==> config.mk <==
export PLATFORM = sky130hd
export DESIGN_NAME = busBridge3
export DESIGN_NICKNAME = busBridge3
export VERILOG_FILES = /design/flow/design.v
export SDC_FILE = /design/flow/constraint.sdc
export NUM_CORES = 4
export LEC_CHECK = 0
export CAP_MARGIN = 20
export CORE_MARGIN = 2
export CORE_UTILIZATION = 71
export PLACE_DENSITY_LB_ADDON = 0.01
export SETUP_SLACK_MARGIN = -0.15
export SLEW_MARGIN = 20
export TNS_END_PERCENT = 5
==> run.sh <==
#!/bin/bash
# the make line also repeats each setting of config.mk as NAME=value (left out here)
make -C /OpenROAD-flow-scripts/flow DESIGN_CONFIG=/design/flow/config.mk WORK_HOME=/design/flow/orfs CLKGATE_MAP_FILE= finish
==> constraint.sdc <==
create_clock -name core_clock -period 1.62 [get_ports {i_CLK}]
set_input_delay 0.3240 -clock core_clock [delete_from_list [all_inputs] [get_ports {i_CLK}]]
set_output_delay 0.3240 -clock core_clock [all_outputs]
set_load 0.01 [all_outputs]
==> design.v <==
`default_nettype none
module busBridge3
  (i_CLK,
   i_rst,
   i_dataRx,
   i_strobeRx,
   o_dataTx,
   i_strobeTx,
   i_strobeSync,
   o_busAddr,
   o_busData,
   i_busData,
   o_busWe,
   o_busRe,
   i_busAck  
   );
   input wire   i_CLK;      
   input wire   i_rst;  
   input wire [7:0] i_dataRx;
   input wire 	    i_strobeRx;  
   output wire [7:0] o_dataTx;
   input wire 	     i_strobeTx;  
   input wire 	     i_strobeSync;
   output reg [31:0] o_busAddr;
   output reg [31:0] o_busData;
   input wire [31:0] i_busData;
   output reg 	     o_busWe;   
   output reg 	     o_busRe;
   input wire 	     i_busAck;
   localparam STROBE_TX_DELAY = 32'd2;  
   reg 		     pendingRead;
   reg [15:0] 	     readMargin;
   reg [15:0] 	     readMarginMin;
   reg [31:0] 	     shiftIn;
   wire [31:0] 	     nextShiftIn = {i_dataRx, shiftIn[31:8]};
   reg [31:0] 	     shiftOut;
   wire [31:0] 	     nextShiftOut = {8'd0, shiftOut[31:8]};
   assign o_dataTx = shiftOut[7:0];
   localparam STATE_IDLE = 8'd0;
   localparam STATE_ADDRINC = 8'd1;
   localparam STATE_WORDWIDTH = 8'd2;
   localparam STATE_NWORDS = 8'd3;
   localparam STATE_ADDRWRITE = 8'd4;
   localparam STATE_WRITE = 8'd5;
   localparam STATE_ADDRREAD = 8'd6;
   localparam STATE_READ = 8'd7;
   localparam STATE_MARGIN = 8'd8;
   reg [1:0] 	     nRemMinusOne;
   reg [7:0] 	     state;
   reg [31:0] 	     addr;
   reg [7:0] 	     config_addrInc;
   reg [1:0] 	     config_wordwidthMinusOne;
   reg [15:0] 	     config_nWordsMinusOne;
   reg [15:0] 	     countNWords;
   task doRead(input [31:0] newAddr, input[15:0] paramCountMinusOne);
      begin
	 o_busRe <= 1'b1;
	 o_busAddr <= newAddr;
	 pendingRead <= 1'b1;
	 addr <= newAddr + {24'd0, config_addrInc};
	 readMargin <= 16'd0;	 
	 if (paramCountMinusOne == 16'd0) begin
	    state <= STATE_IDLE;
	    nRemMinusOne <= 2'd0;		 
	    countNWords <= 16'dx;		 
	 end else begin
	    countNWords <= paramCountMinusOne - 16'd1;
	    state <= STATE_READ;
	    nRemMinusOne <= config_wordwidthMinusOne;		 
	 end
      end
   endtask   
   always @(posedge i_CLK) begin
      o_busWe <= 1'b0;
      o_busRe <= 1'b0;      
      o_busAddr <= 32'bx;      
      o_busData <= 32'bx;      
      readMargin <= (readMargin == 16'hFFFF) ? readMargin : readMargin + 16'd1;
      if (i_strobeTx) begin
	 shiftOut 	<= nextShiftOut;
	 if (pendingRead)
	   readMarginMin <= 16'd0;  
	 else
	   readMarginMin <= readMargin < readMarginMin ? readMargin : readMarginMin;  
      end
      if (i_busAck & pendingRead) begin
	 shiftOut <= i_busData;
	 pendingRead <= 1'b0;
	 readMargin <= 16'd0;
      end
      if (i_strobeRx) begin
	 shiftIn <= nextShiftIn;
	 nRemMinusOne <= nRemMinusOne - 2'd1;
	 if (nRemMinusOne == 2'd0) begin
	    case (state)
	      STATE_IDLE: begin
		 case (i_dataRx)
		   STATE_ADDRWRITE: begin
		      state <= i_dataRx; 
		      nRemMinusOne <= 2'd3;
		   end
		   STATE_WRITE: begin
		      state <= i_dataRx;
		      countNWords <= config_nWordsMinusOne;
		      nRemMinusOne <= config_wordwidthMinusOne;      
		   end
		   STATE_ADDRREAD: begin
		      state <= i_dataRx; 
		      nRemMinusOne <= 2'd3;
		   end
		   STATE_ADDRINC: begin
		      state <= i_dataRx; 
		      nRemMinusOne <= 2'd0;
		   end
		   STATE_WORDWIDTH: begin 
		      state <= i_dataRx; 
		      nRemMinusOne <= 2'd0;
		   end
		   STATE_NWORDS: begin 
		      state <= i_dataRx; 
		      nRemMinusOne <= 2'd1;
		   end
		   STATE_READ: begin
		      doRead(addr, config_nWordsMinusOne);
		   end
		   STATE_MARGIN: begin
		      state <= i_dataRx; 
		      nRemMinusOne <= 2'd0;
		      if (pendingRead) begin
			 shiftOut <= 16'd0;
			 pendingRead <= 1'b0;
		      end else begin
			 shiftOut <= (readMarginMin < STROBE_TX_DELAY) ? 32'd0 : readMarginMin - STROBE_TX_DELAY;
		      end
		      readMarginMin <= 16'hFFFF;
		   end
		   default: begin 
		      state <= STATE_IDLE;
		      nRemMinusOne <= 2'd0;
		   end
		 endcase
	      end
	      STATE_ADDRWRITE: begin 
		 addr <= nextShiftIn;
		 state <= STATE_WRITE;
		 countNWords <= config_nWordsMinusOne;
		 nRemMinusOne <= config_wordwidthMinusOne;      
	      end
	      STATE_ADDRREAD: begin
		 doRead(nextShiftIn, config_nWordsMinusOne);
	      end
	      STATE_ADDRINC: begin 
		 config_addrInc <= nextShiftIn[31:24];
		 state <= STATE_IDLE;
		 nRemMinusOne <= 2'd0;
	      end
	      STATE_WORDWIDTH: begin
		 config_wordwidthMinusOne <= nextShiftIn[31:24];
		 state <= STATE_IDLE;
		 nRemMinusOne <= 2'd0;
	      end
	      STATE_NWORDS: begin
		 config_nWordsMinusOne <= nextShiftIn[31:16];
		 state <= STATE_IDLE;
		 nRemMinusOne <= 2'd0;
	      end
	      STATE_WRITE: begin
		 o_busWe <= 1'b1;
		 o_busAddr <= addr;		 
		 case (config_wordwidthMinusOne)
		   2'd0: o_busData <= {24'd0, nextShiftIn[31:24]};		   
		   2'd1: o_busData <= {16'd0, nextShiftIn[31:16]};
		   2'd2: o_busData <= {8'd0, nextShiftIn[31:8]};
		   2'd3: o_busData <= nextShiftIn;
		 endcase
		 addr <= addr + {24'd0, config_addrInc};
		 if (countNWords == 16'd0) begin
		    state <= STATE_IDLE;
		    nRemMinusOne <= 2'd0;		 
		    countNWords <= 16'dx;		 
		 end else begin
		    countNWords <= countNWords - 16'd1;
		    nRemMinusOne <= config_wordwidthMinusOne;		 
		 end
	      end
	      STATE_READ: begin
		 doRead(addr, countNWords);
	      end
	      STATE_MARGIN: begin
		 state <= STATE_IDLE;
		 nRemMinusOne <= 2'd0;		 	      
	      end
	      default: begin
		 state <= STATE_IDLE;
		 nRemMinusOne <= 2'd0;		 	      
	      end
	    endcase
	 end  
      end  
      if (i_strobeSync) begin
	 state <= STATE_IDLE;
	 nRemMinusOne <= 2'd0;
	 pendingRead <= 1'b0;	 
      end
      if (i_rst) begin
	 o_busWe <= 1'b0;
	 o_busRe <= 1'b0;
	 o_busAddr <= 32'd0;
	 pendingRead <= 1'b0;
	 readMargin <= 16'hFFFF;
	 readMarginMin <= 16'hFFFF;
	 shiftIn <= 32'd0;
	 shiftOut <= 32'd0;
	 nRemMinusOne <= 2'd0;
	 state <= STATE_IDLE;
	 addr <= 32'd0;
	 config_addrInc <= 8'd1;
	 config_wordwidthMinusOne <= 2'd3;
	 config_nWordsMinusOne <= 16'd0;
	 countNWords <= 16'd0;
      end
   end   
endmodule
==> results of run 1 <==
## through the flow
| stage | instance area (um2) | worst slack (ns) | instances |
|---|---|---|---|
| 3_5_place_dp | 17130 | -2.000 | 2179 |
| 3_3_place_gp | 17130 | -1.755 | 2179 |
| 2_1_floorplan | 13260 | -2.211 | 1588 |
==> results_slide.txt, run 1 <==
Implementation Results

Outcome
  – Status: did not finish
  – Exit stage: 4_1_cts
  – Halt Reason: [ERROR DPL-0038] Utilization greater than 100%, impossible to legalize

Logic synthesis
  – Synth mux share: 10.66%
  – Simple-Gate Fraction of Synth Area: 21.66%
  – Warnings, synthesis: 1
  – Dominant cell area share: 36.81%
  – Cell Area, Synth: 13000 um2
  – Main logic family after synthesis: simple AND/OR/NAND/NOR gates
  – Yosys Chip Area: 13000 um2
  – Avg Cell Area, Syn: 8.186 um2
  – Synth Area in XOR/XNOR: 3.436%
  – Ys cells: 1588
  – Top cell type by instance count after synthesis: dfxtp_1
  – Synth flops: 239
  – Adders+Majority by Area: 2.849%
  – Syn nets: 1663
  – Biggest area cells: dfxtp_1 37%, mux2i_1 8.3%, nand2_1 4.9%
  – Cell count after synthesis: 1588
  – Post-synth seq share: 36.81%
  – Aoi share: 19.31%
  – Commonest flop: dfxtp_1
  – Async S/R FF share, synth: 0%
  – Post-synth EDFFs: 0
  – Distinct cells, synth: 82
  – Synth area leader: dfxtp_1
  – Top cells by count: 239 x dfxtp_1, 169 x nand2_1, 153 x nor2_1

Floorplan
  – # rows: 49
  – # IOs: 120
  – Chip width: 139.3 um
  – Core Box Area: 17960 um2
  – Fp util: 72.36%
  – Die Ht: 139.3 um
  – Die ar.: 19410 um2

Place
  – PortBufs: 119
  – Hpwl dp: 40.12 mm
  – Placer congestion estimate: 0.9841
==> inputs of run 2 (changes only) <==
Settings changed: ABC_AREA set to 0, CAP_MARGIN 20 to 25, CELL_PAD_IN_SITES_DETAIL_PLACEMENT set to 2, CORE_ASPECT_RATIO set to 0.62, CORE_MARGIN 2 to 10, CORE_UTILIZATION 71 to 26, CTS_CLUSTER_SIZE set to 12, GPL_TIMING_DRIVEN set to 0, HOLD_SLACK_MARGIN set to -0.07, MAX_ROUTING_LAYER set to met5, MIN_ROUTING_LAYER set to met2, PLACE_DENSITY_LB_ADDON 0.01 to 0.22, SETUP_SLACK_MARGIN -0.15 to 0.47, SLEW_MARGIN 20 to 0, TNS_END_PERCENT 5 to 55.
Clock period 1.62 ns to 2.9 ns, I/O delays scaled along.
==> run 2 against run 1 <==
Effect of this change: now fails the layout checks on setup timing; die area grew to 3.1 times the previous value; synthesized cell count is the same; synthesized area is the same.
==> results_slide.txt, run 2 <==
Run Summary

Power and ir drop
  – Net Sw Power: 3.818 mW
  – Pwr/cell area: 546.5 nW/um2
  – Seq power: 3.80 mW
  – Logic pwr share: 26.8%
  – Comb group: 2.83 mW
  – Clk network pwr share: 37.2%
  – Int Pwr: 6.739 mW
  – LEAKAGE: 7.890 nW
  – P_clk: 3.93 mW
  – Total power: 10.56 mW
  – Maximum VDD drop: 0.3467 mV
  – Sequential Power Share: 36.0%
  – Switch share: 36.17%
  – Highest-power group: clock

Floorplan
  – # IOs: 120
  – # rows: 64
  – Fp util: 26.31%
  – Core Box Area: 49410 um2
  – Chip width: 304.0 um
  – Die ar.: 59600 um2
  – Die Ht: 196.1 um

Logic synthesis
  – Warnings, synthesis: 1
  – Adders+Majority by Area: 2.849%
  – Commonest flop: dfxtp_1
  – Cell Area, Synth: 13000 um2
  – Yosys Chip Area: 13000 um2
  – Post-synth EDFFs: 0
  – Post-synth seq share: 36.81%
  – Main logic family after synthesis: simple AND/OR/NAND/NOR gates
  – Top cell type by instance count after synthesis: dfxtp_1
  – Synth Area in XOR/XNOR: 3.436%
  – Avg Cell Area, Syn: 8.186 um2
  – Ys cells: 1588
  – Aoi share: 19.31%
  – Top cells by count: 239 x dfxtp_1, 169 x nand2_1, 153 x nor2_1
  – Synth area leader: dfxtp_1
  – Biggest area cells: dfxtp_1 37%, mux2i_1 8.3%, nand2_1 4.9%
  – Dominant cell area share: 36.81%
  – Simple-Gate Fraction of Synth Area: 21.66%
  – Synth flops: 239
  – Async S/R FF share, synth: 0%
  – Syn nets: 1663
  – Distinct cells, synth: 82
  – Cell count after synthesis: 1588
  – Synth mux share: 10.66%

Clock tree
  – CTS Buffer Depth: 3
  – Clock Sink Count: 239
  – TritonCTS buffer count: 27
  – Reg clk slew, reported paths: 0.07 ns
  – Clock Root Buffer: clkbuf_16
  – H-tree depth: 1
  – CTS tree: yes
  – Latency at later pin: 0.63 ns

Cells and area
  – Nets: 1978
  – Final std cell area, no fill: 19320 um2
  – Fillers: 5323
  – Synth-to-Final Area Change: 48.62%
  – Register area: 4806 um2
  – Post-route non-filler standard cell count: 2591
  – Logic area: 8797 um2

Detailed routing
  – Routed len/inst: 32.03 um
  – Post-route ant nets: 0
  – DR iter-0 viols: 4750
  – # DRC: 0
  – Drt first pass iters: 40
  – Drt total wl: 82.98 mm
  – Vias: 20368
  – Via density per instance: 7.861

Worst hold path
  – Hold Path Stages: 2
  – HP Start: i_dataRx[7]
  – HP Class: in2reg
  – Sink of the worst hold path: o_busData[31]

STA
  – Relative slew slack: 13.22%
  – Final hold vios: 0
  – Final worst slack: -1.681 ns
  – Count of final setup violators: 144
  – Skew final: 0.02075 ns
  – Worst hold slack: 0.3108 ns
  – Final period util: 158.0%
  – Tmin final: 4.581 ns
  – Achievable Freq: 218.3 MHz
  – Max-slew violation count: 0
  – Worst-Margin Slew: 1.302 ns
  – RSZ-0062 raised after global routing: true

Setup path
  – Max stage delay on crit path: 0.56 ns
  – Arrival time worst endpoint: 5.08 ns
  – Worst Setup Path Type: reg2reg
  – CP delay by family, top: buffers and inverters
  – Max FO, Critical Path: 6
  – Cell count along the critical path: 21
  – RR Startpoint: state[4]
  – Crit start category: flip-flop
  – Crit path cell chain: or4_4 -> buf_6 -> nor3_4 -> buf_6 -> clkbuf_16 -> buf_12 -> buf_12 -> buf_12 -> nand2_2 -> nand2_2 -> ha_4 -> a21o_1 -> buf_4 -> buf_4 -> o41a_1 -> buf_8 -> buf_6 -> nand4_1 -> nand2_1 -> a311oi_2 -> nor2_1
  – CP Launch Point: state[4]
  – Last element of the critical path: addr[22]
  – Crit. End Element: flip-flop
  – Worst Path Required: 3.40 ns
  – CP max stage cell: or4_4
  – Critical R2R Capture: addr[22]
  – R2R depth: 21
  – Crit path buf inv count: 10
  – R2R setup slack: -1.68 ns

Global routing
  – Largest net degree at the start of global routing: 15
  – Gr ovfl total: 0
  – Vias in the first global route: 22722
  – First-pass GRT wire length: 112.5 mm
  – Met2 usage in global routing: 41.06%
  – GRT Overall Usage: 38.77%
  – Initial antenna violation count: 0
  – Met3 usage: 52.60%
  – Most utilized layer in the global route result: met3
  – GRT met1 Usage: 0%

Job
  – Max-cap violations: 0
  – Count of tool warnings: 33

Outcome
  – Failing Checks: setup timing
  – Status: complete, but fails checks

Place
  – Placer congestion estimate: 1.032
  – Dpl cell area: 15400 um2
  – # placed instances: 2362
  – PortBufs: 112
  – Hpwl dp: 48.39 mm
## run 2: what timing repair did
action | CTS | global route
setup endpoints to repair | 169 | 169
hold endpoints to repair | 0 | 0
cloned | 3 | 3
pin swaps | 77 | 80
resized | 245 | 134
hold buffers | 0 | 0
setup buffers | 86 | 72
## run 2: area by class of cell
type	count	share of cell area, %
tap	660	4.275
multi-input combinational	1177	45.54
antenna	8	0.1036
inverter	38	0.7578
sequential	239	24.88
timing repair buffer	286	14.59
buffer	134	5.078
clock buffer	40	4.061
clock inverter	9	0.7189
## run 2: metal layers
| metal | vias to the layer above | share of wire (%) |
|---|---|---|
| met5 | - | 2.0 |
| met4 | 57 | 13 |
| met3 | 1143 | 42 |
| met2 | 6462 | 43 |
| met1 | 6356 | 0 |
| li1 | 6350 | - |
## run 2: through the flow
| stage | utilization (%) | setup WS [ns] | TNS (ns) |
|---|---|---|---|
| after global routing | 39.06 | -1.680 | -72.37 |
| final | 39.10 | -1.681 | -70.64 |
| after CTS | 36.54 | -1.236 | -28.88 |
| after detailed placement | 31.18 | -2.214 | -97.93 |
| after global placement | 31.16 | -2.155 | -91.91 |
| after floorplan | - | -0.9246 | -16.46 |
==> inputs of run 3 (changes only) <==
Settings changed: CAP_MARGIN 25 to 20, CELL_PAD_IN_SITES_DETAIL_PLACEMENT 2 to unset, CORE_ASPECT_RATIO 0.62 to 1.03, CORE_MARGIN 10 to 2, CORE_UTILIZATION 26 to 70, CTS_CLUSTER_DIAMETER set to 360, CTS_CLUSTER_SIZE 12 to 36, GPL_TIMING_DRIVEN 0 to unset, HOLD_SLACK_MARGIN -0.07 to -0.05, MAX_ROUTING_LAYER met5 to met4, MIN_ROUTING_LAYER met2 to unset, PLACE_DENSITY set to 0.64, PLACE_DENSITY_LB_ADDON 0.22 to unset, SETUP_SLACK_MARGIN 0.47 to 0.81, SLEW_MARGIN 0 to 20.
Clock period 2.9 ns to 2.91 ns, I/O delays scaled along.
==> run 3 against run 2 <==
Effect of this change: the flow now stops in 5_1_grt; synthesized area did not move; synthesized cell count did not move; die area fell by 67%.
==> results_slide.txt, run 3 <==
Implementation Results

Clock tree
  – CTS Hold Bufs: 0
  – TritonCTS buffer count: 10
  – CTS Buffer Depth: 3
  – Clock Sink Count: 239
  – H-tree depth: 1
  – Clock Root Buffer: clkbuf_16

Place
  – # placed instances: 1986
  – Worst slack at placement: -0.5493 ns
  – PortBufs: 119
  – Hpwl dp: 30.79 mm
  – Placer congestion estimate: 1.010
  – Dpl cell area: 15820 um2

Logic synthesis
  – Simple-Gate Fraction of Synth Area: 21.66%
  – Top cells by count: 239 x dfxtp_1, 169 x nand2_1, 153 x nor2_1
  – Top cell type by instance count after synthesis: dfxtp_1
  – Async S/R FF share, synth: 0%
  – Dominant cell area share: 36.81%
  – Synth mux share: 10.66%
  – Distinct cells, synth: 82
  – Synth Area in XOR/XNOR: 3.436%
  – Syn nets: 1663
  – Synth flops: 239
  – Post-synth seq share: 36.81%
  – Main logic family after synthesis: simple AND/OR/NAND/NOR gates
  – Cell count after synthesis: 1588
  – Commonest flop: dfxtp_1
  – Avg Cell Area, Syn: 8.186 um2
  – Biggest area cells: dfxtp_1 37%, mux2i_1 8.3%, nand2_1 4.9%
  – Yosys Chip Area: 13000 um2
  – Warnings, synthesis: 1
  – Ys cells: 1588
  – Post-synth EDFFs: 0
  – Adders+Majority by Area: 2.849%
  – Aoi share: 19.31%
  – Cell Area, Synth: 13000 um2
  – Synth area leader: dfxtp_1

Outcome
  – Halt Reason: [ERROR DPL-0038] Utilization greater than 100%, impossible to legalize
  – Exit stage: 5_1_grt
  – Status: did not finish

Floorplan
  – Chip width: 138.3 um
  – # rows: 50
  – Die ar.: 19680 um2
  – Die Ht: 142.3 um
  – # IOs: 120
  – Core Box Area: 18210 um2
  – Fp util: 71.40%
==> run 3: what timing repair did <==
item	in CTS
gates cloned	2
gates resized	169
pin swaps	66
setup endpoints to repair	161
setup buffers	42
==> run 3: stage by stage <==
step,hold slack (ns),util (%),TNS (ns)
after floorplan,0.4366,-,-16.18
after detailed placement,0.4666,86.91,-11.37
after global placement,0.4588,86.91,-8.596
after CTS,0.4857,94.43,-9.303
==> inputs of run 4 (changes only) <==
Settings changed: ABC_AREA 0 to unset, CELL_PAD_IN_SITES_DETAIL_PLACEMENT set to 2, CORE_ASPECT_RATIO 1.03 to unset, CORE_UTILIZATION 70 to 21, CTS_CLUSTER_DIAMETER 360 to unset, CTS_CLUSTER_SIZE 36 to unset, HOLD_SLACK_MARGIN -0.05 to 0.13, PLACE_DENSITY 0.64 to unset, PLACE_DENSITY_LB_ADDON set to 0.05, SETUP_SLACK_MARGIN 0.81 to 0.21, SLEW_MARGIN 20 to 5, TNS_END_PERCENT 55 to 85.
Clock period 2.91 ns to 4.31 ns, I/O delays scaled along.
==> run 4 against run 3 <==
Effect of this change: now clean on timing, DRC and antenna; die area rose to 3.2 times the previous value; synthesized area did not move; synthesized cell count did not move.
==> results_slide.txt, run 4 <==
Run Summary

STA
  – Count of final setup violators: 0
  – Achievable Freq: 263.8 MHz
  – Final hold vios: 0
  – RSZ-0062 raised after global routing: false
  – Worst hold slack: 0.4585 ns
  – Final period util: 87.96%
  – Setup TNS: 0 ns
  – Worst-Margin Slew: 0.9751 ns
  – Max-slew violation count: 0
  – Skew final: 0.01783 ns
  – Tmin final: 3.791 ns
  – Relative slew slack: 35.00%

Worst hold path
  – Hold Path Stages: 2
  – Sink of the worst hold path: addr[2]
  – HP Class: reg2reg
  – HP Start: addr[2]

Logic synthesis
  – Avg Cell Area, Syn: 8.186 um2
  – Cell count after synthesis: 1588
  – Top cells by count: 239 x dfxtp_1, 169 x nand2_1, 153 x nor2_1
  – Post-synth EDFFs: 0
  – Synth area leader: dfxtp_1
  – Aoi share: 19.31%
  – Adders+Majority by Area: 2.849%
  – Commonest flop: dfxtp_1
  – Biggest area cells: dfxtp_1 37%, mux2i_1 8.3%, nand2_1 4.9%
  – Warnings, synthesis: 1
  – Post-synth seq share: 36.81%
  – Yosys Chip Area: 13000 um2
  – Synth mux share: 10.66%
  – Synth Area in XOR/XNOR: 3.436%
  – Synth flops: 239
  – Syn nets: 1663
  – Distinct cells, synth: 82
  – Main logic family after synthesis: simple AND/OR/NAND/NOR gates
  – Dominant cell area share: 36.81%
  – Cell Area, Synth: 13000 um2
  – Simple-Gate Fraction of Synth Area: 21.66%
  – Async S/R FF share, synth: 0%
  – Top cell type by instance count after synthesis: dfxtp_1
  – Ys cells: 1588

Setup path
  – Worst Path Required: 4.74 ns
  – CP dominant cell by count: nand2_1
  – Max stage delay on crit path: 0.62 ns
  – Arrival time worst endpoint: 4.22 ns
  – Worst Setup Path Type: reg2reg
  – CP delay by family, top: simple AND/OR/NAND/NOR gates
  – RR Startpoint: state[3]
  – Cell count along the critical path: 14
  – Crit. End Element: flip-flop
  – Last element of the critical path: addr[16]
  – R2R depth: 14
  – Critical R2R Capture: addr[16]
  – Max FO, Critical Path: 4
  – R2R setup slack: 0.52 ns
  – CP Launch Point: state[3]
  – CP max stage cell: or4b_2
  – Crit path buf inv count: 1
  – Crit start category: flip-flop
  – Crit path cell chain: or4_1 -> nor3_4 -> buf_4 -> nand2_1 -> nand2_1 -> ha_2 -> fa_2 -> a211oi_1 -> nor2_2 -> o41a_1 -> nand2_1 -> or4b_2 -> a311oi_1 -> nor3_1

Detailed routing
  – Post-route ant nets: 0
  – # DRC: 0
  – DR iter-0 viols: 532
  – Drt first pass iters: 4
  – Vias: 12536
  – Antenna Cells: 0
  – Routed len/inst: 22.25 um
  – Via density per instance: 5.014
  – Drt total wl: 55.62 mm

Place
  – # placed instances: 2437
  – Placer congestion estimate: 0.7993
  – Hpwl dp: 39.85 mm
  – PortBufs: 119

Power and ir drop
  – P_clk: 2.84 mW
  – Clk network pwr share: 41.9%
  – Switch share: 31.01%
  – Net Sw Power: 2.102 mW
  – Logic pwr share: 20.9%
  – Pwr/cell area: 413.5 nW/um2
  – Sequential Power Share: 37.2%
  – Seq power: 2.52 mW
  – Comb group: 1.42 mW
  – Maximum VDD drop: 0.2424 mV
  – Int Pwr: 4.677 mW
  – Highest-power group: clock
  – LEAKAGE: 6.530 nW

Clock tree
  – Clock Root Buffer: clkbuf_16
  – CTS tree: yes
  – Clock Sink Count: 239
  – Latency at later pin: 0.56 ns
  – Reg clk slew, reported paths: 0.06 ns
  – H-tree depth: 2
  – CTS Buffer Depth: 3
  – CTS Hold Bufs: 0
  – TritonCTS buffer count: 34

Outcome
  – Status: timing/DRC/antenna clean

Floorplan
  – Core Box Area: 61480 um2
  – Fp util: 21.14%
  – # IOs: 120
  – Chip width: 252.8 um
  – # rows: 91
  – Die Ht: 252.8 um
  – Die ar.: 63910 um2

Global routing
  – Largest net degree at the start of global routing: 67
  – Initial antenna violation count: 0
  – GRT Overall Usage: 17.94%
  – First-pass GRT wire length: 85.42 mm
  – Gr ovfl total: 0
  – Vias in the first global route: 13527

Cells and area
  – Synth-to-Final Area Change: 26.09%
  – Fin util: 26.66%
  – Nets: 1761
  – Post-route non-filler standard cell count: 2500

Job
  – Count of tool warnings: 27
  – Max-cap violations: 0
==> run 4: per-layer routing <==
metal	wire length, um	global-route usage [%]	vias up
li1	-	-	5954
met1	25310	21.98	6350
met2	27190	30.29	158
met3	1333	2.354	74
met4	1787	6.137	0
met5	0	-	-
==> run 4: stage by stage <==
stage	instance area [um2]	total power, mW	setup slack [ns]
after floorplan	13060	3.527	0.2164
final	16390	6.778	0.5188
after detailed placement	15220	4.014	0.02579
after CTS	16350	6.938	0.2959
after global placement	15220	3.976	0.2976
after global routing	16390	7.200	0.2446
==> run 4: timing repair <==
item	4_1_cts	5_1_grt
pin swaps	1	1
setup buffers	2	0
cloned	0	0
setup endpoints to repair	8	14
gates resized	1	5
==> run 4: layout make-up <==
type                       count  area (um2)
fill                        6992       45090
multi-input combinational   1177        7594
sequential                   239        4785
timing repair buffer         196        1774
clock buffer                  52       998.5
tap                          790       988.4
inverter                      38       142.6
clock inverter                 8       108.9
==> inputs of run 5 (changes only) <==
Settings changed: CELL_PAD_IN_SITES_DETAIL_PLACEMENT 2 to unset, CORE_UTILIZATION 21 to 71, HOLD_SLACK_MARGIN 0.13 to unset, PLACE_DENSITY_LB_ADDON 0.05 to 0.02, SETUP_SLACK_MARGIN 0.21 to 0.23, SLEW_MARGIN 5 to 20, TNS_END_PERCENT 85 to unset.
Clock period 4.31 ns to 1.87 ns, I/O delays scaled along.
==> run 5 against run 4 <==
Effect of this change: synthesized cell count is the same; synthesized area did not move; the flow now stops in 4_1_cts; die area shrank 70%.
==> results_slide.txt, run 5 <==
Implementation Results

Outcome
  – Status: did not finish
  – Exit stage: 4_1_cts
  – Halt Reason: [ERROR DPL-0038] Utilization greater than 100%, impossible to legalize

Logic synthesis
  – Synth flops: 239
  – Adders+Majority by Area: 2.849%
  – Simple-Gate Fraction of Synth Area: 21.66%
  – Warnings, synthesis: 1
  – Top cell type by instance count after synthesis: dfxtp_1
  – Top cells by count: 239 x dfxtp_1, 169 x nand2_1, 153 x nor2_1
  – Distinct cells, synth: 82
  – Cell count after synthesis: 1588
  – Ys cells: 1588
  – Synth area leader: dfxtp_1
  – Dominant cell area share: 36.81%
  – Aoi share: 19.31%
  – Cell Area, Synth: 13000 um2
  – Async S/R FF share, synth: 0%
  – Synth mux share: 10.66%
  – Post-synth seq share: 36.81%
  – Commonest flop: dfxtp_1
  – Biggest area cells: dfxtp_1 37%, mux2i_1 8.3%, nand2_1 4.9%
  – Main logic family after synthesis: simple AND/OR/NAND/NOR gates
  – Syn nets: 1663
  – Synth Area in XOR/XNOR: 3.436%
  – Yosys Chip Area: 13000 um2
  – Post-synth EDFFs: 0
  – Avg Cell Area, Syn: 8.186 um2

Floorplan
  – Die ar.: 19410 um2
  – # rows: 49
  – # IOs: 120
  – Core Box Area: 17960 um2
  – Fp util: 72.36%
  – Chip width: 139.3 um
  – Die Ht: 139.3 um

Place
  – Hpwl dp: 41.69 mm
  – Placer congestion estimate: 1.111
  – Dpl cell area: 17280 um2
  – PortBufs: 119
==> run 5: through the flow <==
step	cells	setup TNS [ns]	util [%]	worst slack, ns
after global placement	2171	-116.34	96.20	-1.457
after floorplan	1588	-89.76	-	-1.955
after detailed placement	2171	-140.17	96.20	-1.723
==> inputs of run 6 (changes only) <==
Settings changed: ABC_AREA set to 1, CELL_PAD_IN_SITES_GLOBAL_PLACEMENT set to 2, CORE_MARGIN 2 to 8, CORE_UTILIZATION 71 to 25, GPL_TIMING_DRIVEN set to 0, HOLD_SLACK_MARGIN set to 0.21, MIN_ROUTING_LAYER set to met2, PLACE_DENSITY_LB_ADDON 0.02 to 0.1, SETUP_SLACK_MARGIN 0.23 to 0.11, TNS_END_PERCENT set to 20.
Clock period 1.87 ns to 5.0 ns, I/O delays scaled along.
==> run 6 against run 5 <==
Effect of this change: the run now finishes clean; die area grew to 3.0 times the previous value; synthesized cell count grew 16%; synthesized area shrank 0.65%.
==> results_slide.txt, run 6 <==
Run Summary

STA
  – RSZ-0062 raised after global routing: true
  – Max-slew violation count: 0
  – Skew final: 0.01541 ns
  – Tmin final: 4.598 ns
  – Relative slew slack: 32.65%
  – Worst hold slack: 0.4400 ns
  – Worst-Margin Slew: 1.010 ns
  – Final hold vios: 0
  – Achievable Freq: 217.5 MHz
  – Setup TNS: 0 ns
  – Final period util: 91.95%
  – Final worst slack: 0.4023 ns
  – Count of final setup violators: 0

Power and ir drop
  – Maximum VDD drop: 0.2743 mV
  – Sequential Power Share: 40.0%
  – Comb group: 0.824 mW
  – Int Pwr: 3.639 mW
  – Switch share: 31.24%
  – Pwr/cell area: 331.3 nW/um2
  – Net Sw Power: 1.653 mW
  – Highest-power group: clock
  – LEAKAGE: 6.460 nW
  – Seq power: 2.12 mW
  – Clk network pwr share: 44.4%
  – Logic pwr share: 15.6%
  – P_clk: 2.35 mW

Clock tree
  – CTS tree: yes
  – CTS Buffer Depth: 3
  – H-tree depth: 1
  – Reg clk slew, reported paths: 0.07 ns
  – Latency at later pin: 0.61 ns
  – CTS Hold Bufs: 0
  – Clock Root Buffer: clkbuf_16
  – # resized after CTS: 0
  – Setup Fix Bufs, Post-CTS: 0
  – TritonCTS buffer count: 30
  – Clock Sink Count: 239

Logic synthesis
  – Distinct cells, synth: 59
  – Commonest flop: dfxtp_1
  – Avg Cell Area, Syn: 7.018 um2
  – Biggest area cells: dfxtp_1 37%, nand2_1 11%, a21oi_1 6.7%
  – Post-synth EDFFs: 0
  – Synth flops: 239
  – Post-synth seq share: 37.05%
  – Cell Area, Synth: 12910 um2
  – Ys cells: 1840
  – Yosys Chip Area: 12910 um2
  – Top cells by count: 369 x nand2_1, 239 x dfxtp_1, 172 x a21oi_1, 172 x nor2_1, 164 x inv_1
  – Cell count after synthesis: 1840
  – Adders+Majority by Area: 2.868%
  – Syn nets: 1915
  – Synth area leader: dfxtp_1
  – Async S/R FF share, synth: 0%
  – Dominant cell area share: 37.05%
  – Synth mux share: 0.07751%
  – Main logic family after synthesis: simple AND/OR/NAND/NOR gates
  – Aoi share: 21.85%
  – Simple-Gate Fraction of Synth Area: 26.67%
  – Synth Area in XOR/XNOR: 2.442%
  – Warnings, synthesis: 1
  – Top cell type by instance count after synthesis: nand2_1

Setup path
  – Crit. End Element: flip-flop
  – CP dominant cell by count: nand2_1
  – Critical R2R Capture: addr[28]
  – Cell count along the critical path: 22
  – R2R setup slack: 0.40 ns
  – Last element of the critical path: addr[28]
  – Max FO, Critical Path: 10
  – R2R depth: 22
  – CP max stage cell: dfxtp_1
  – Arrival time worst endpoint: 5.07 ns
  – Crit path cell chain: nand2_2 -> nor2_8 -> nand2_4 -> clkbuf_1 -> inv_1 -> buf_2 -> buf_2 -> nor2_1 -> a21oi_1 -> ha_1 -> fa_1 -> nand3_1 -> nand2_1 -> nand4_1 -> nand2_1 -> inv_1 -> nor2_1 -> nand3_1 -> nand2_1 -> nand3_1 -> nand2_1 -> a21oi_1
  – Crit start category: flip-flop
  – Crit path buf inv count: 5
  – Worst Path Required: 5.47 ns
  – CP delay by family, top: simple AND/OR/NAND/NOR gates
  – Worst Setup Path Type: reg2reg
  – Max stage delay on crit path: 0.47 ns
  – CP Launch Point: state[1]
  – RR Startpoint: state[1]

Place
  – Worst slack at placement: 0.4180 ns
  – PortBufs: 117
  – Hpwl dp: 44.10 mm
  – Placer congestion estimate: 0.9607
  – Dpl cell area: 14940 um2

Floorplan
  – Die Ht: 243.3 um
  – Core Box Area: 51200 um2
  – # rows: 83
  – Die ar.: 59180 um2
  – # IOs: 120
  – Chip width: 243.3 um
  – Fp util: 25.22%

Worst hold path
  – Hold Path Stages: 2
  – Sink of the worst hold path: state[5]
  – HP Start: state[5]
  – HP Class: reg2reg

Job
  – Max-cap violations: 0
  – Count of tool warnings: 28

Detailed routing
  – Routed len/inst: 22.27 um
  – # DRC: 0
  – DR iter-0 viols: 2993
  – Post-route ant nets: 0
  – Drt total wl: 60.08 mm
  – Via density per instance: 6.913
  – Vias: 18652
  – Drt first pass iters: 7

Global routing
  – Vias in the first global route: 20308
  – First-pass GRT wire length: 87.82 mm
  – GRT Overall Usage: 30.77%
  – Largest net degree at the start of global routing: 15
  – Initial antenna violation count: 0
  – Gr ovfl total: 0

Cells and area
  – Final std cell area, no fill: 15970 um2
  – Nets: 2064
  – Synth-to-Final Area Change: 23.70%

Outcome
  – Status: timing/DRC/antenna clean
## run 6: per-stage QoR
stage	total power, mW	utilization (%)	std cells
detailed placement	2.948	29.17	2637
global route	5.517	31.18	2693
finish	5.291	31.20	2698
floorplan	2.631	-	1840
global placement	2.949	29.17	2637
CTS	5.262	31.17	2693
## run 6: area by class of cell
class	count	area, um2
antenna	5	12.51
buffer	96	467.9
clock buffer	39	855.8
clock inverter	17	165.2
fill	5633	35220
inverter	187	701.9
multi-input combinational	1318	6964
sequential	239	4785
tap	680	850.8
timing repair buffer	117	1171
## run 6: per-layer routing
metal  part of all wire [%]  track usage [%]  up-vias
li1                       -                -     6486
met4                    5.5            3.914        0
met3                     46            43.72      387
met1                      0                -     6489
met5                      0                -        -
met2                     49            33.56     5290
==> inputs of run 7 (changes only) <==
Settings changed: ABC_AREA 1 to 0, CAP_MARGIN 20 to 15, CELL_PAD_IN_SITES_GLOBAL_PLACEMENT 2 to 1, CORE_MARGIN 8 to 2, CTS_CLUSTER_DIAMETER set to 266, SLEW_MARGIN 20 to 25.
Clock period 5.0 ns to 4.49 ns, I/O delays scaled along.
==> run 7 against run 6 <==
Effect of this change: combinational power increased by 69%; clock skew increased by 0.024 ns; routed wire length decreased by 2.6%; clock power increased by 11%; worst setup slack got worse by 0.20 ns; critical endpoint is now addr[15]; clock-buffer cell count increased by 4; first-iteration DRC count decreased by 2.8%; critical path type unchanged; register-to-register slack got worse by 0.20 ns; final cell count decreased by 9.1%; still clean on timing, DRC and antenna.
==> results_slide.txt, run 7 <==
Run Summary

Floorplan
  – Chip width: 232.0 um
  – Die Ht: 232.0 um
  – Die ar.: 53840 um2
  – Core Box Area: 51410 um2
  – Fp util: 25.29%
  – # IOs: 120
  – # rows: 83

Logic synthesis
  – Syn nets: 1663
  – Avg Cell Area, Syn: 8.186 um2
  – Post-synth seq share: 36.81%
  – Yosys Chip Area: 13000 um2
  – Synth mux share: 10.66%
  – Simple-Gate Fraction of Synth Area: 21.66%
  – Cell count after synthesis: 1588
  – Ys cells: 1588
  – Warnings, synthesis: 1
  – Async S/R FF share, synth: 0%
  – Top cells by count: 239 x dfxtp_1, 169 x nand2_1, 153 x nor2_1
  – Biggest area cells: dfxtp_1 37%, mux2i_1 8.3%, nand2_1 4.9%
  – Aoi share: 19.31%
  – Top cell type by instance count after synthesis: dfxtp_1
  – Adders+Majority by Area: 2.849%
  – Cell Area, Synth: 13000 um2
  – Commonest flop: dfxtp_1
  – Post-synth EDFFs: 0
  – Synth flops: 239
  – Dominant cell area share: 36.81%
  – Synth area leader: dfxtp_1
  – Main logic family after synthesis: simple AND/OR/NAND/NOR gates
  – Synth Area in XOR/XNOR: 3.436%
  – Distinct cells, synth: 82

Outcome
  – Status: timing/DRC/antenna clean

Setup path
  – Max FO, Critical Path: 10
  – Worst Setup Path Type: reg2reg
  – CP Launch Point: state[3]
  – RR Startpoint: state[3]
  – Cell count along the critical path: 19
  – R2R setup slack: 0.21 ns
  – Arrival time worst endpoint: 4.85 ns
  – Last element of the critical path: addr[15]
  – CP dominant cell by count: buf_6
  – Crit. End Element: flip-flop
  – Worst Path Required: 5.06 ns
  – Crit path cell chain: or4_4 -> buf_6 -> nor3_4 -> buf_6 -> clkbuf_8 -> buf_12 -> buf_6 -> nand2_1 -> nand2_1 -> ha_1 -> a21o_1 -> o21bai_4 -> buf_12 -> o21ai_4 -> or2_0 -> clkbuf_2 -> nor2_1 -> or4_1 -> a21oi_1
  – Crit start category: flip-flop
  – Max stage delay on crit path: 0.55 ns
  – Critical R2R Capture: addr[15]
  – R2R depth: 19
  – CP max stage cell: or4_1
  – CP delay by family, top: simple AND/OR/NAND/NOR gates
  – Crit path buf inv count: 7

STA
  – Final period util: 95.43%
  – RSZ-0062 raised after global routing: true
  – Setup TNS: 0 ns
  – Final hold vios: 0
  – Skew final: 0.03959 ns
  – Relative slew slack: 29.70%
  – Max-slew violation count: 0
  – Worst hold slack: 0.4541 ns
  – Worst-Margin Slew: 1.054 ns
  – Achievable Freq: 233.4 MHz
  – Count of final setup violators: 0
  – Tmin final: 4.285 ns

Detailed routing
  – Post-route ant nets: 0
  – Vias: 17792
  – Drt first pass iters: 10
  – Via density per instance: 7.256
  – # DRC: 0
  – DR iter-0 viols: 2910
  – Routed len/inst: 23.86 um
  – Antenna Cells: 0
  – Drt total wl: 58.50 mm

Cells and area
  – Nets: 1826
  – Post-route non-filler standard cell count: 2452
  – Fillers: 5542
  – Fin util: 31.92%
  – Register area: 4788 um2
  – Logic area: 7720 um2
  – Synth-to-Final Area Change: 26.23%

Worst hold path
  – HP Class: reg2reg
  – Sink of the worst hold path: addr[2]
  – HP Start: addr[2]
  – Hold Path Stages: 2

Global routing
  – Initial antenna violation count: 0
  – Vias in the first global route: 19432
  – Gr ovfl total: 0
  – Largest net degree at the start of global routing: 17
  – GRT Overall Usage: 34.15%
  – First-pass GRT wire length: 86.65 mm

Power and ir drop
  – Int Pwr: 4.351 mW
  – Switch share: 32.08%
  – Clk network pwr share: 40.5%
  – Net Sw Power: 2.055 mW
  – Comb group: 1.39 mW
  – Logic pwr share: 21.7%
  – Total power: 6.406 mW
  – Seq power: 2.42 mW
  – LEAKAGE: 6.483 nW
  – Highest-power group: clock
  – Sequential Power Share: 37.8%
  – Pwr/cell area: 390.4 nW/um2
  – P_clk: 2.60 mW
  – Maximum VDD drop: 0.3022 mV

Place
  – Hpwl dp: 40.62 mm
  – # placed instances: 2380
  – Placer congestion estimate: 0.9150
  – PortBufs: 112

Clock tree
  – Reg clk slew, reported paths: 0.07 ns
  – Clock Root Buffer: clkbuf_16
  – Latency at later pin: 0.64 ns
  – CTS Buffer Depth: 3
  – H-tree depth: 1
  – CTS tree: yes
  – TritonCTS buffer count: 31
  – Clock Sink Count: 239

Job
  – Count of tool warnings: 30
  – Max-cap violations: 0
run 7: layer usage:
| metal | global-route usage [%] | routed length [um] |
|---|---|---|
| met5 | - | 0 |
| met4 | 6.991 | 4875 |
| met1 | - | 0 |
| met3 | 43.09 | 23900 |
| met2 | 40.02 | 29720 |
run 7: stage by stage:
step,cell area [um2],setup WS (ns)
2_1_floorplan,13010,0.003989
3_3_place_gp,14980,-2.652
3_5_place_dp,14980,-2.628
4_1_cts,16220,0.09251
5_1_grt,16410,0.01554
6_report,16410,0.2052
run 7: final cells by class:
cell class	instances	area share (%)
multi-input cells	1177	47.05
flip-flops and latches	239	29.18
repair buffers	131	7.824
clock buffers	43	5.185
well taps	680	5.185
plain buffers	133	3.782
clock inverters	11	0.9227
inverters	38	0.8693
run 7: timing repair:
action                     4_1_cts  5_1_grt
pin swaps                       10        8
buffers inserted                10        7
cloned                           0        0
resized                         42       21
hold endpoints to repair         0        0
hold buffers                     0        0
setup endpoints to repair       34       18
==> inputs of run 8 (changes only) <==
Settings changed: CAP_MARGIN 15 to 20, CELL_PAD_IN_SITES_GLOBAL_PLACEMENT 1 to unset, CORE_ASPECT_RATIO set to 0.61, CORE_UTILIZATION 25 to 68, CTS_CLUSTER_DIAMETER 266 to 43, CTS_CLUSTER_SIZE set to 37, GPL_TIMING_DRIVEN 0 to unset, HOLD_SLACK_MARGIN 0.21 to unset, MIN_ROUTING_LAYER met2 to unset, PLACE_DENSITY_LB_ADDON 0.1 to unset, SETUP_SLACK_MARGIN 0.11 to 0.71, SLEW_MARGIN 25 to 20, TNS_END_PERCENT 20 to 5.
Clock period 4.49 ns to 7.09 ns, I/O delays scaled along.
==> run 8 against run 7 <==
Effect of this change: cell area fell by 9.1%; hold slack improved by 0.012 ns; global-route usage rose by 7.4 points; combinational power fell by 37%; clock power fell by 52%; largest cell class unchanged; first-iteration DRC count fell by 29%; flip-flop count did not move; sequential power fell by 36%; utilization rose by 48 points.
==> results_slide.txt, run 8 <==
Run Summary

Setup path
  – CP max stage cell: dfxtp_1
  – Critical R2R Capture: addr[15]
  – RR Startpoint: state[1]
  – Max FO, Critical Path: 34
  – Crit. End Element: flip-flop
  – Crit path cell chain: nor4b_2 -> nand2_2 -> buf_4 -> nand2_1 -> nand2_1 -> ha_1 -> a211oi_1 -> o21ai_0 -> a21oi_1 -> or2_0 -> nor2_1 -> or4_1 -> a21oi_1
  – CP Launch Point: state[1]
  – Arrival time worst endpoint: 5.68 ns
  – R2R setup slack: 1.87 ns
  – Crit path buf inv count: 1
  – Cell count along the critical path: 13
  – Max stage delay on crit path: 0.76 ns
  – Crit start category: flip-flop
  – R2R depth: 13
  – Worst Setup Path Type: reg2reg
  – CP delay by family, top: simple AND/OR/NAND/NOR gates
  – Worst Path Required: 7.55 ns
  – Last element of the critical path: addr[15]

Logic synthesis
  – Distinct cells, synth: 82
  – Main logic family after synthesis: simple AND/OR/NAND/NOR gates
  – Post-synth seq share: 36.81%
  – Synth flops: 239
  – Top cells by count: 239 x dfxtp_1, 169 x nand2_1, 153 x nor2_1
  – Syn nets: 1663
  – Synth mux share: 10.66%
  – Synth area leader: dfxtp_1
  – Dominant cell area share: 36.81%
  – Async S/R FF share, synth: 0%
  – Warnings, synthesis: 1
  – Simple-Gate Fraction of Synth Area: 21.66%
  – Avg Cell Area, Syn: 8.186 um2
  – Ys cells: 1588
  – Biggest area cells: dfxtp_1 37%, mux2i_1 8.3%, nand2_1 4.9%
  – Yosys Chip Area: 13000 um2
  – Adders+Majority by Area: 2.849%
  – Commonest flop: dfxtp_1
  – Synth Area in XOR/XNOR: 3.436%
  – Aoi share: 19.31%
  – Top cell type by instance count after synthesis: dfxtp_1
  – Post-synth EDFFs: 0
  – Cell count after synthesis: 1588
  – Cell Area, Synth: 13000 um2

Clock tree
  – Latency at later pin: 0.54 ns
  – CTS Hold Bufs: 0
  – Clock Root Buffer: clkbuf_16
  – Clock Sink Count: 239
  – CTS tree: yes
  – Setup Fix Bufs, Post-CTS: 0
  – TritonCTS buffer count: 21
  – CTS Buffer Depth: 3
  – Reg clk slew, reported paths: 0.08 ns
  – # resized after CTS: 0
  – H-tree depth: 1

Floorplan
  – Fp util: 69.37%
  – # IOs: 120
  – Chip width: 181.0 um
  – Die ar.: 20270 um2
  – # rows: 39
  – Die Ht: 112.0 um
  – Core Box Area: 18740 um2

Detailed routing
  – Routed len/inst: 22.53 um
  – DR iter-0 viols: 2058
  – Vias: 12989
  – Drt total wl: 42.45 mm
  – # DRC: 0
  – Via density per instance: 6.894
  – Drt first pass iters: 7
  – Antenna Cells: 0
  – Post-route ant nets: 0

Worst hold path
  – Hold Path Stages: 2
  – Sink of the worst hold path: addr[2]
  – HP Start: addr[2]
  – HP Class: reg2reg

STA
  – Relative slew slack: 18.31%
  – Final hold vios: 0
  – Worst-Margin Slew: 1.214 ns
  – RSZ-0062 raised after global routing: false
  – Count of final setup violators: 0
  – Skew final: 0.01998 ns
  – Final period util: 73.62%
  – Max-slew violation count: 0
  – Final worst slack: 1.870 ns
  – Setup TNS: 0 ns
  – Achievable Freq: 191.6 MHz
  – Tmin final: 5.220 ns

Global routing
  – Largest net degree at the start of global routing: 70
  – First-pass GRT wire length: 65.27 mm
  – Initial antenna violation count: 0
  – Vias in the first global route: 11545
  – GRT Overall Usage: 41.58%
  – Gr ovfl total: 0

Cells and area
  – Logic area: 7547 um2
  – Fillers: 1232
  – Fin util: 79.63%
  – Final std cell area, no fill: 14920 um2
  – Nets: 1698
  – Register area: 4785 um2
  – Synth-to-Final Area Change: 14.79%

Outcome
  – Status: timing/DRC/antenna clean

Place
  – Hpwl dp: 28.42 mm
  – Placer congestion estimate: 0.9833
  – Dpl cell area: 14160 um2
  – PortBufs: 119
  – Worst slack at placement: 1.927 ns

Power and ir drop
  – Seq power: 1.56 mW
  – Comb group: 0.882 mW
  – Highest-power group: registers
  – Switch share: 34.16%
  – Maximum VDD drop: 0.4030 mV
  – Net Sw Power: 1.263 mW
  – Total power: 3.697 mW
  – Clk network pwr share: 34.0%
  – LEAKAGE: 6.075 nW
  – Sequential Power Share: 42.1%
  – P_clk: 1.26 mW
  – Pwr/cell area: 247.8 nW/um2
  – Int Pwr: 2.434 mW
  – Logic pwr share: 23.9%

Job
  – Max-cap violations: 0
  – Count of tool warnings: 29
-- run 8: metal layers --
metal | GRT usage [%] | up-vias | wire (um)
li1 | - | 5823 | -
met1 | 60.92 | 6070 | 18360
met2 | 53.69 | 999 | 16330
met3 | 15.96 | 97 | 6973
met4 | 7.751 | 0 | 788
met5 | - | - | 0
-- run 8: through the flow --
| stage | hold WS, ns | std cells |
|---|---|---|
| 2_1_floorplan | 0.4322 | 1588 |
| 3_3_place_gp | 0.4652 | 1846 |
| 3_5_place_dp | 0.4483 | 1846 |
| 4_1_cts | 0.4641 | 1884 |
| 5_1_grt | 0.4839 | 1884 |
| 6_report | 0.4658 | 1884 |
-- run 8: cell type report --
cell class	count	share of cell area, %
Sequential cell	239	32.06
Timing Repair Buffer	146	9.291
Inverter	38	0.9559
Clock inverter	14	1.384
Clock buffer	24	3.664
Multi-Input combinational cell	1177	50.58
Tap cell	246	2.063
==> inputs of run 9 (changes only) <==
Settings changed: ABC_AREA 0 to unset, CAP_MARGIN 20 to 15, CORE_ASPECT_RATIO 0.61 to unset, CORE_UTILIZATION 68 to 72, CTS_CLUSTER_DIAMETER 43 to unset, HOLD_SLACK_MARGIN set to -0.08, MAX_ROUTING_LAYER met4 to unset, PLACE_DENSITY set to 0.35, SETUP_SLACK_MARGIN 0.71 to 0.98, TNS_END_PERCENT 5 to unset.
Clock period 7.09 ns to 3.33 ns, I/O delays scaled along.
==> run 9 against run 8 <==
Effect of this change: the run now fails in 5_1_grt; die area decreased by 5.6%; synthesized area unchanged; synthesized cell count unchanged.
==> results_slide.txt, run 9 <==
Implementation Results

Logic synthesis
  – Synth area leader: dfxtp_1
  – Biggest area cells: dfxtp_1 37%, mux2i_1 8.3%, nand2_1 4.9%
  – Adders+Majority by Area: 2.849%
  – Dominant cell area share: 36.81%
  – Syn nets: 1663
  – Ys cells: 1588
  – Synth mux share: 10.66%
  – Top cells by count: 239 x dfxtp_1, 169 x nand2_1, 153 x nor2_1
  – Cell count after synthesis: 1588
  – Distinct cells, synth: 82
  – Post-synth seq share: 36.81%
  – Post-synth EDFFs: 0
  – Warnings, synthesis: 1
  – Simple-Gate Fraction of Synth Area: 21.66%
  – Avg Cell Area, Syn: 8.186 um2
  – Commonest flop: dfxtp_1
  – Top cell type by instance count after synthesis: dfxtp_1
  – Main logic family after synthesis: simple AND/OR/NAND/NOR gates
  – Cell Area, Synth: 13000 um2
  – Synth Area in XOR/XNOR: 3.436%
  – Synth flops: 239
  – Aoi share: 19.31%
  – Yosys Chip Area: 13000 um2
  – Async S/R FF share, synth: 0%

Place
  – Dpl cell area: 15230 um2
  – PortBufs: 119
  – Placer congestion estimate: 0.9969
  – # placed instances: 1924
  – Hpwl dp: 28.72 mm

Outcome
  – Halt Reason: [ERROR GRT-0116] Global routing finished with congestion. Check the congestion regions in the DRC Viewer.
  – Exit stage: 5_1_grt
  – Status: did not finish

Clock tree
  – CTS Hold Bufs: 0
  – TritonCTS buffer count: 25
  – Clock Sink Count: 239
  – Clock Root Buffer: clkbuf_16
  – H-tree depth: 1
  – CTS Buffer Depth: 3

Floorplan
  – Die Ht: 138.4 um
  – Core Box Area: 17840 um2
  – Die ar.: 19140 um2
  – # IOs: 120
  – Chip width: 138.4 um
  – # rows: 49
  – Fp util: 72.86%

Global routing
  – Gr ovfl total: 6
  – GRT Overall Usage: 66.88%
run 9: what timing repair did:
item                                    CTS
gates cloned                              2
endpoints found under the setup margin  130
gates resized                           126
buffers inserted                         35
pin swaps                                51
run 9: metrics by stage:
step | total power [mW] | setup WS (ns) | utilization [%]
3_3_place_gp | 5.015 | -0.05661 | 85.36
4_1_cts | 8.297 | -0.09931 | 95.27
3_5_place_dp | 5.102 | -0.1592 | 85.36
2_1_floorplan | 4.569 | -0.4946 | -
run 9: metal layers:
metal,GRT usage (%),GRT overflow
met5,14.79,0
met4,63.96,5
met3,44.34,0
met2,90.62,1
met1,66.92,0
==> inputs of run 10 (changes only) <==
Settings changed: CAP_MARGIN 15 to 20, HOLD_SLACK_MARGIN -0.08 to unset, PLACE_DENSITY 0.35 to unset, PLACE_DENSITY_LB_ADDON set to 0.25, SETUP_SLACK_MARGIN 0.98 to 1.03.
Clock period 3.33 ns to 3.47 ns, I/O delays scaled along.
==> run 10 against run 9 <==
Effect of this change: the run again fails in 5_1_grt; synthesized area did not move; die area stayed put; synthesized cell count unchanged.
==> results_slide.txt, run 10 <==
Implementation Results

Outcome
  – Status: did not finish
  – Exit stage: 5_1_grt
  – Halt Reason: [ERROR GRT-0232] Routing congestion too high. Check the congestion heatmap in the GUI.

Place
  – Hpwl dp: 28.56 mm
  – Placer congestion estimate: 0.9705
  – PortBufs: 119

Clock tree
  – H-tree depth: 1
  – TritonCTS buffer count: 25
  – CTS Hold Bufs: 0
  – CTS Buffer Depth: 3
  – Clock Root Buffer: clkbuf_16
  – Clock Sink Count: 239

Logic synthesis
  – Synth area leader: dfxtp_1
  – Adders+Majority by Area: 2.849%
  – Avg Cell Area, Syn: 8.186 um2
  – Warnings, synthesis: 1
  – Top cells by count: 239 x dfxtp_1, 169 x nand2_1, 153 x nor2_1
  – Cell count after synthesis: 1588
  – Aoi share: 19.31%
  – Main logic family after synthesis: simple AND/OR/NAND/NOR gates
  – Top cell type by instance count after synthesis: dfxtp_1
  – Biggest area cells: dfxtp_1 37%, mux2i_1 8.3%, nand2_1 4.9%
  – Post-synth EDFFs: 0
  – Yosys Chip Area: 13000 um2
  – Distinct cells, synth: 82
  – Commonest flop: dfxtp_1
  – Ys cells: 1588
  – Post-synth seq share: 36.81%
  – Synth mux share: 10.66%
  – Cell Area, Synth: 13000 um2
  – Dominant cell area share: 36.81%
  – Async S/R FF share, synth: 0%
  – Synth flops: 239
  – Synth Area in XOR/XNOR: 3.436%
  – Simple-Gate Fraction of Synth Area: 21.66%
  – Syn nets: 1663

Floorplan
  – Die Ht: 138.4 um
  – Core Box Area: 17840 um2
  – Die ar.: 19140 um2
  – # rows: 49
  – Fp util: 72.86%
  – # IOs: 120
  – Chip width: 138.4 um

Global routing
  – Gr ovfl total: 72
  – GRT Overall Usage: 78.38%
## run 10: through the flow
stage	instance area [um2]	setup TNS (ns)	cells	setup WS (ns)	hold slack, ns
4_1_cts	16440	0	1971	0.06096	0.4808
3_3_place_gp	15040	0	1896	0.1181	0.4543
2_1_floorplan	13450	-2.671	1588	-0.3546	0.4322
3_5_place_dp	15040	0	1896	0.004033	0.4574
## run 10: timing repair
item,in CTS
hold endpoints to repair,0
setup buffers,28
endpoints found under the setup margin,106
pin swaps,41
gates cloned,2
gates resized,78
## run 10: per-layer routing
metal	GRT usage, %	overflow
met3	62.59	3
met1	78.50	1
met5	16.54	1
met2	95.02	28
met4	81.53	39
==> inputs of run 11 (changes only) <==
Settings changed: ABC_AREA set to 0, CORE_ASPECT_RATIO set to 0.61, CORE_UTILIZATION 72 to 70, CTS_CLUSTER_SIZE 37 to unset, MAX_ROUTING_LAYER set to met4, PLACE_DENSITY set to 0.7, PLACE_DENSITY_LB_ADDON 0.25 to unset, SETUP_SLACK_MARGIN 1.03 to 0.71, TNS_END_PERCENT set to 5.
Clock period 3.47 ns to 7.25 ns, I/O delays scaled along.
==> run 11 against run 10 <==
Effect of this change: synthesized area stayed put; the run now finishes clean; synthesized cell count stayed put; die area is 2.9% higher.
==> results_slide.txt, run 11 <==
Run Summary

Outcome
  – Status: timing/DRC/antenna clean

Power and ir drop
  – Switch share: 30.71%
  – Clk network pwr share: 35.0%
  – Logic pwr share: 23.1%
  – Seq power: 1.53 mW
  – LEAKAGE: 6.078 nW
  – Total power: 3.644 mW
  – Sequential Power Share: 41.9%
  – P_clk: 1.28 mW
  – Pwr/cell area: 244.5 nW/um2
  – Maximum VDD drop: 0.4001 mV
  – Comb group: 0.841 mW
  – Int Pwr: 2.525 mW
  – Net Sw Power: 1.119 mW
  – Highest-power group: registers

Clock tree
  – H-tree depth: 1
  – CTS Buffer Depth: 3
  – Clock Root Buffer: clkbuf_16
  – # resized after CTS: 0
  – Reg clk slew, reported paths: 0.07 ns
  – TritonCTS buffer count: 22
  – CTS tree: yes
  – Setup Fix Bufs, Post-CTS: 0
  – Latency at later pin: 0.52 ns
  – CTS Hold Bufs: 0
  – Clock Sink Count: 239

Floorplan
  – # rows: 38
  – Die Ht: 110.4 um
  – # IOs: 120
  – Die ar.: 19710 um2
  – Chip width: 178.5 um
  – Core Box Area: 17970 um2
  – Fp util: 72.33%

Setup path
  – Max FO, Critical Path: 24
  – CP max stage cell: o41ai_1
  – Crit path buf inv count: 0
  – Worst Setup Path Type: reg2reg
  – R2R depth: 13
  – Arrival time worst endpoint: 5.56 ns
  – Worst Path Required: 7.62 ns
  – Crit. End Element: flip-flop
  – RR Startpoint: state[1]
  – Critical R2R Capture: addr[10]
  – Cell count along the critical path: 13
  – Crit start category: flip-flop
  – Max stage delay on crit path: 0.90 ns
  – R2R setup slack: 2.06 ns
  – CP Launch Point: state[1]
  – Last element of the critical path: addr[10]
  – CP delay by family, top: simple AND/OR/NAND/NOR gates
  – Crit path cell chain: nor4b_2 -> nand2_2 -> nand2_1 -> nand2_1 -> ha_1 -> fa_1 -> a211oi_1 -> nor2_1 -> o41ai_1 -> a21o_1 -> mux2_2 -> a211oi_1 -> nor4_1

Logic synthesis
  – Main logic family after synthesis: simple AND/OR/NAND/NOR gates
  – Warnings, synthesis: 1
  – Simple-Gate Fraction of Synth Area: 21.66%
  – Synth mux share: 10.66%
  – Commonest flop: dfxtp_1
  – Synth Area in XOR/XNOR: 3.436%
  – Adders+Majority by Area: 2.849%
  – Cell count after synthesis: 1588
  – Async S/R FF share, synth: 0%
  – Synth area leader: dfxtp_1
  – Avg Cell Area, Syn: 8.186 um2
  – Dominant cell area share: 36.81%
  – Syn nets: 1663
  – Aoi share: 19.31%
  – Post-synth EDFFs: 0
  – Synth flops: 239
  – Distinct cells, synth: 82
  – Biggest area cells: dfxtp_1 37%, mux2i_1 8.3%, nand2_1 4.9%
  – Top cells by count: 239 x dfxtp_1, 169 x nand2_1, 153 x nor2_1
  – Top cell type by instance count after synthesis: dfxtp_1
  – Ys cells: 1588
  – Cell Area, Synth: 13000 um2
  – Post-synth seq share: 36.81%
  – Yosys Chip Area: 13000 um2

Detailed routing
  – Antenna Cells: 0
  – Vias: 13033
  – Drt total wl: 41.79 mm
  – # DRC: 0
  – Via density per instance: 6.955
  – Post-route ant nets: 0
  – Drt first pass iters: 7
  – DR iter-0 viols: 2214
  – Routed len/inst: 22.30 um

STA
  – Max-slew violation count: 0
  – Relative slew slack: 24.86%
  – Worst-Margin Slew: 1.124 ns
  – Final hold vios: 0
  – RSZ-0062 raised after global routing: false
  – Tmin final: 5.189 ns
  – Count of final setup violators: 0
  – Final period util: 71.58%
  – Setup TNS: 0 ns
  – Achievable Freq: 192.7 MHz
  – Skew final: 0.01704 ns

Global routing
  – GRT Overall Usage: 42.20%
  – First-pass GRT wire length: 64.90 mm
  – Largest net degree at the start of global routing: 78
  – Vias in the first global route: 11787
  – Gr ovfl total: 0
  – Initial antenna violation count: 1

Cells and area
  – Nets: 1693
  – Synth-to-Final Area Change: 14.65%

Worst hold path
  – Sink of the worst hold path: addr[2]
  – HP Start: addr[2]
  – HP Class: reg2reg
  – Hold Path Stages: 2

Job
  – Count of tool warnings: 29
  – Max-cap violations: 0

Place
  – PortBufs: 119
  – Hpwl dp: 27.71 mm
  – Placer congestion estimate: 1.004
run 11: area by class of cell:
| type | instances | area (um2) |
|---|---|---|
| clock buffers | 31 | 665.6 |
| flip-flops and latches | 239 | 4785 |
| fillers | 1122 | 3069 |
| repair buffers | 140 | 1344 |
| multi-input cells | 1177 | 7543 |
| clock inverters | 9 | 122.6 |
| inverters | 38 | 142.6 |
| well taps | 240 | 300.3 |
run 11: metal layers:
layer,GRT usage (%),part of all wire (%)
met5,-,0
met4,9.593,2.4
met3,12.84,17
met2,54.13,39
met1,63.69,42
run 11: per-stage QoR:
| stage | instance area, um2 | util (%) | std cells | worst slack, ns | hold WS [ns] |
|---|---|---|---|---|---|
| after detailed placement | 14110 | 78.49 | 1834 | 2.195 | 0.4539 |
| after floorplan | 13000 | - | 1588 | 2.710 | 0.4322 |
| after global routing | 14900 | 82.92 | 1874 | 1.924 | 0.5086 |
| after global placement | 14110 | 78.49 | 1834 | 2.337 | 0.4605 |
| final | 14900 | 82.92 | 1874 | 2.061 | 0.4748 |
| after CTS | 14900 | 82.88 | 1874 | 2.260 | 0.4691 |
==> inputs of run 12 (changes only) <==
Settings changed: ABC_AREA 0 to 1, CORE_ASPECT_RATIO 0.61 to unset, CORE_UTILIZATION 70 to 72, CTS_CLUSTER_DIAMETER set to 371, CTS_CLUSTER_SIZE set to 10, MAX_ROUTING_LAYER met4 to unset, PLACE_DENSITY 0.7 to 0.38, SETUP_SLACK_MARGIN 0.71 to 0.15.
Clock period 7.25 ns to 2.64 ns, I/O delays scaled along.
==> run 12 against run 11 <==
Effect of this change: now fails the layout checks on setup timing; die area fell by 3.5%; maximum frequency rose by 74%; hold slack got worse by 0.18 ns; combinational power rose by 87%; clock-buffer cell count fell by 3; cell area rose by 6.8%; power rose by 140%; via count rose by 20%; sequential power rose to 2.6 times the previous value; critical path type unchanged; largest cell class unchanged; highest routed layer is now met5.
==> results_slide.txt, run 12 <==
Run Summary

Place
  – PortBufs: 119
  – Dpl cell area: 14720 um2
  – Hpwl dp: 28.04 mm
  – Placer congestion estimate: 1.021

Detailed routing
  – DR iter-0 viols: 3176
  – Vias: 15581
  – Post-route ant nets: 0
  – Drt total wl: 50.17 mm
  – Via density per instance: 7.009
  – Routed len/inst: 22.57 um
  – Drt first pass iters: 14
  – # DRC: 0

Logic synthesis
  – Dominant cell area share: 37.05%
  – Adders+Majority by Area: 2.868%
  – Distinct cells, synth: 59
  – Main logic family after synthesis: simple AND/OR/NAND/NOR gates
  – Syn nets: 1915
  – Biggest area cells: dfxtp_1 37%, nand2_1 11%, a21oi_1 6.7%
  – Top cells by count: 369 x nand2_1, 239 x dfxtp_1, 172 x a21oi_1, 172 x nor2_1, 164 x inv_1
  – Avg Cell Area, Syn: 7.018 um2
  – Cell Area, Synth: 12910 um2
  – Ys cells: 1840
  – Aoi share: 21.85%
  – Warnings, synthesis: 1
  – Synth flops: 239
  – Synth Area in XOR/XNOR: 2.442%
  – Post-synth seq share: 37.05%
  – Yosys Chip Area: 12910 um2
  – Top cell type by instance count after synthesis: nand2_1
  – Simple-Gate Fraction of Synth Area: 26.67%
  – Post-synth EDFFs: 0
  – Synth area leader: dfxtp_1
  – Cell count after synthesis: 1840
  – Async S/R FF share, synth: 0%
  – Synth mux share: 0.07751%
  – Commonest flop: dfxtp_1

Power and ir drop
  – LEAKAGE: 6.713 nW
  – Maximum VDD drop: 0.6494 mV
  – P_clk: 3.32 mW
  – Switch share: 30.54%
  – Highest-power group: registers
  – Logic pwr share: 17.7%
  – Int Pwr: 6.164 mW
  – Sequential Power Share: 44.9%
  – Net Sw Power: 2.710 mW
  – Pwr/cell area: 557.8 nW/um2
  – Seq power: 3.99 mW
  – Clk network pwr share: 37.4%
  – Comb group: 1.57 mW

Floorplan
  – # rows: 48
  – Die Ht: 137.9 um
  – # IOs: 120
  – Chip width: 137.9 um
  – Core Box Area: 17420 um2
  – Die ar.: 19020 um2
  – Fp util: 74.15%

Clock tree
  – H-tree depth: 1
  – TritonCTS buffer count: 27
  – Clock Root Buffer: clkbuf_16
  – CTS Buffer Depth: 3
  – Clock Sink Count: 239
  – Latency at later pin: 0.56 ns
  – Reg clk slew, reported paths: 0.07 ns
  – CTS tree: yes

Cells and area
  – Fillers: 758
  – Nets: 2072
  – Final std cell area, no fill: 15910 um2
  – Synth-to-Final Area Change: 23.20%

Global routing
  – Initial antenna violation count: 3
  – Vias in the first global route: 14212
  – First-pass GRT wire length: 72.55 mm
  – Gr ovfl total: 0
  – GRT Overall Usage: 48.44%
  – Largest net degree at the start of global routing: 56

Setup path
  – CP Launch Point: state[3]
  – CP max stage cell: dfxtp_2
  – R2R depth: 21
  – Worst Path Required: 3.08 ns
  – CP delay by family, top: simple AND/OR/NAND/NOR gates
  – R2R setup slack: -0.34 ns
  – Last element of the critical path: addr[26]
  – Crit path buf inv count: 3
  – Crit path cell chain: inv_2 -> nand2_4 -> nor2_8 -> nand2_8 -> clkinv_8 -> buf_6 -> nor2_4 -> a21oi_2 -> ha_2 -> fa_2 -> nand3_2 -> nand2_4 -> nand4_1 -> nand2_2 -> nand2_2 -> nor2_4 -> nand3_1 -> nand2_1 -> nand3_1 -> nand2_1 -> a21oi_1
  – Crit. End Element: flip-flop
  – Worst Setup Path Type: reg2reg
  – Crit start category: flip-flop
  – Cell count along the critical path: 21
  – Arrival time worst endpoint: 3.42 ns
  – Max stage delay on crit path: 0.32 ns
  – RR Startpoint: state[3]
  – Critical R2R Capture: addr[26]
  – Max FO, Critical Path: 6

Worst hold path
  – Hold Path Stages: 2
  – HP Start: i_rst
  – Sink of the worst hold path: o_busRe
  – HP Class: in2reg

STA
  – RSZ-0062 raised after global routing: true
  – Final hold vios: 0
  – Skew final: 0.01439 ns
  – Final period util: 112.9%
  – Relative slew slack: 54.84%
  – Worst-Margin Slew: 0.6749 ns
  – Final worst slack: -0.3403 ns
  – Max-slew violation count: 0
  – Tmin final: 2.980 ns
  – Achievable Freq: 335.5 MHz
  – Setup TNS: -3.726 ns
  – Count of final setup violators: 31

Outcome
  – Status: complete, but fails checks
  – Failing Checks: setup timing

Job
  – Max-cap violations: 0
  – Count of tool warnings: 32
[run 12: cell type report]
class                           count  area, um2  area share [%]
Inverter                          187      716.9           4.506
Antenna cell                        1      2.502         0.01573
Sequential cell                   239       4791           30.11
Timing Repair inverter              1      6.256         0.03932
Tap cell                          225      281.5           1.770
Clock inverter                      1      8.758         0.05505
Timing Repair Buffer              223       2126           13.36
Multi-Input combinational cell   1318       7297           45.87
Clock buffer                       28      679.4           4.271
[run 12: repair_timing]
item | 4_1_cts | 5_1_grt
buffers inserted | 11 | 7
hold buffers | 0 | 0
gates cloned | 2 | 0
pin swaps | 34 | 17
setup endpoints to repair | 44 | 58
resized | 50 | 34
[run 12: through the flow]
stage	power [mW]	cells	hold WS (ns)	utilization, %	setup WS (ns)
finish	8.874	2223	0.2954	91.34	-0.3403
global route	9.095	2222	0.3154	91.33	-0.4596
CTS	8.652	2215	0.2779	90.19	-0.01707
detailed placement	5.510	2173	0.4453	84.52	-0.1823
global placement	5.415	2173	0.4374	84.52	-0.04037
floorplan	4.984	1840	0.4218	-	-0.06018
[run 12: metal layers]
metal	GRT usage, %	share of wire (%)	up-vias
met4	32.37	9.9	6
met5	3.056	0.18	-
met2	77.72	42	1613
li1	-	-	6520
met3	14.47	15	605
met1	55.66	32	6837
Power figures rest on the tool's default switching activity, not on a simulated workload.
